## harbor
// enc_bundler_top
module enc_bundler_top(
	input  wire 						clk,
	input  wire 						nrst,
	input  wire 						bundling_features,
	input  wire [617-1:0]	bits_to_bundle,
	output logic 						encoded_bit
	);
Settings: LEC_CHECK=0, ABC_AREA=1, CAP_MARGIN=20, CELL_PAD_IN_SITES_GLOBAL_PLACEMENT=1, CORE_ASPECT_RATIO=1.94, CORE_MARGIN=2, CORE_UTILIZATION=40, CTS_CLUSTER_DIAMETER=198, GPL_ROUTABILITY_DRIVEN=0, PLACE_DENSITY_LB_ADDON=0.29, SLEW_MARGIN=20, TNS_END_PERCENT=60; clock period 12.5 ns.
run.sh (not shown) runs the stock make flow with config.mk's settings and CLKGATE_MAP_FILE=.
harbor closes out successfully: all stages finished, all timing, DRC and antenna checks passed.
Here is what was changed in the inputs of garnet compared with harbor.
==> flow/config.mk <==
export PLATFORM = sky130hd
export DESIGN_NAME = enc_bundler_top
export DESIGN_NICKNAME = enc_bundler_top
export VERILOG_FILES = /design/flow/design.v
export SDC_FILE = /design/flow/constraint.sdc
export NUM_CORES = 4
export LEC_CHECK = 0
export CAP_MARGIN = 20
export CORE_MARGIN = 2
export CORE_UTILIZATION = 55
export CTS_CLUSTER_DIAMETER = 272
export CTS_CLUSTER_SIZE = 90
export GPL_TIMING_DRIVEN = 0
export MIN_ROUTING_LAYER = met1
export PLACE_DENSITY = 0.61
export SLEW_MARGIN = 20
export TNS_END_PERCENT = 5
Findings:
Comparing harbor with garnet, the xor-xnor portion of the synthesized cell area came out essentially unchanged. Between garnet and harbor, it is garnet whose maximum number of pins on one net before global-route repair is higher, by 1. Taking garnet as 1.0, harbor lands at 0.938 on via-per-instance ratio. garnet has routed wire length below what harbor had.
Relative to garnet, the following input files were edited for ember:
--- a/flow/config.mk
+++ b/flow/config.mk
@@ -10,2 +10,2 @@
-export CORE_UTILIZATION = 55
-export CTS_CLUSTER_DIAMETER = 272
+export CORE_UTILIZATION = 27
+export CTS_CLUSTER_DIAMETER = 395
@@ -13 +12,0 @@
-export GPL_TIMING_DRIVEN = 0
@@ -15 +14 @@
-export PLACE_DENSITY = 0.61
+export PLACE_DENSITY = 0.81
@@ -17 +16 @@
-export TNS_END_PERCENT = 5
+export TNS_END_PERCENT = 10
[summary]
- Note that the first-pass GRT wire length recorded for ember amounts to 1.12 times the value seen in garnet.
- Utilization after layout down 39 points in ember wrt garnet
- Re area of the multi-input gates: no difference whatsoever between ember and garnet.
- Compared to garnet, ember has final cell count 430 higher.
- Routed wire in ember totals more than in garnet.
- From ember to garnet, highest net fanout along the worst path did not move at all.
- Of ember and garnet, the higher via count belongs to garnet.
### ember -> yarrow
--- a/flow/config.mk
+++ b/flow/config.mk
@@ -7,0 +8 @@
+export ABC_AREA = 0
@@ -8,0 +10,3 @@
+export CELL_PAD_IN_SITES_DETAIL_PLACEMENT = 2
+export CELL_PAD_IN_SITES_GLOBAL_PLACEMENT = 1
+export CORE_ASPECT_RATIO = 1.94
@@ -10,5 +14,4 @@
-export CORE_UTILIZATION = 27
-export CTS_CLUSTER_DIAMETER = 395
-export CTS_CLUSTER_SIZE = 90
-export MIN_ROUTING_LAYER = met1
-export PLACE_DENSITY = 0.81
+export CORE_UTILIZATION = 40
+export CTS_CLUSTER_DIAMETER = 39
+export GPL_ROUTABILITY_DRIVEN = 0
+export PLACE_DENSITY_LB_ADDON = 0.29
@@ -16 +19 @@
-export TNS_END_PERCENT = 10
+export TNS_END_PERCENT = 60
[summary]
Status(yarrow) = ERROR, stage = detailed placement (3_5_place_dp). Re area fraction in and, or, nand and nor cells after synthesis: no difference whatsoever between ember and yarrow. yarrow vs. ember: synthesized area level; floorplan row count moved up. Sort yarrow and ember by effective utilization at floorplan, descending, and yarrow comes first. ember -> yarrow: count of pins on the block boundary delta 0, exact match. Against ember, die area in yarrow came out better. Diff yarrow..ember | number of buffer cells added on primary ports | unchanged.
The following lists how raven was set up differently from yarrow:
==> flow/config.mk <==
export PLATFORM = sky130hd
export DESIGN_NAME = enc_bundler_top
export DESIGN_NICKNAME = enc_bundler_top
export VERILOG_FILES = /design/flow/design.v
export SDC_FILE = /design/flow/constraint.sdc
export NUM_CORES = 4
export LEC_CHECK = 0
export ABC_AREA = 1
export CAP_MARGIN = 20
export CELL_PAD_IN_SITES_GLOBAL_PLACEMENT = 2
export CORE_ASPECT_RATIO = 0.5
export CORE_MARGIN = 2
export CORE_UTILIZATION = 40
export CTS_CLUSTER_DIAMETER = 198
export HOLD_SLACK_MARGIN = 0.15
export SLEW_MARGIN = 20
Findings:
raven completed end to end with timing, DRC and antenna clean. Sort raven and yarrow by chip area, ascending, and yarrow comes first. Going from yarrow to raven, number of ports placed on the die boundary level; die span in y moved down. From yarrow to raven the numbers moved as follows: floorplan row count lost 51; net count of the mapped netlist picked up an extra 35. Summary of the comparison: average size of a mapped cell is lower in raven, relative to yarrow. Going from yarrow to raven, synthesized cell count grows by 35. Any difference in floorplan utilization between yarrow and raven is small enough to ignore. [compare] base=yarrow new=raven: standard cell core area picked up an extra 330 um2; area of the synthesized netlist per yosys stat rose by about 0.5%.
Here is what was changed in the inputs of xenon compared with raven.
--- a/flow/config.mk
+++ b/flow/config.mk
@@ -8 +7,0 @@
-export ABC_AREA = 1
@@ -10,2 +8,0 @@
-export CELL_PAD_IN_SITES_GLOBAL_PLACEMENT = 2
-export CORE_ASPECT_RATIO = 0.5
@@ -13,3 +10,5 @@
-export CORE_UTILIZATION = 40
-export CTS_CLUSTER_DIAMETER = 198
-export HOLD_SLACK_MARGIN = 0.15
+export CORE_UTILIZATION = 27
+export CTS_CLUSTER_DIAMETER = 395
+export CTS_CLUSTER_SIZE = 90
+export MIN_ROUTING_LAYER = met2
+export PLACE_DENSITY_LB_ADDON = 0.04
## What came out
- Of raven and xenon, the run reporting the higher die area was xenon.
- NOTE: via count of the first global-routing pass in xenon exceeds that of raven
- [xenon] final weighted congestion in routability-driven placement rose 0.040 relative to raven
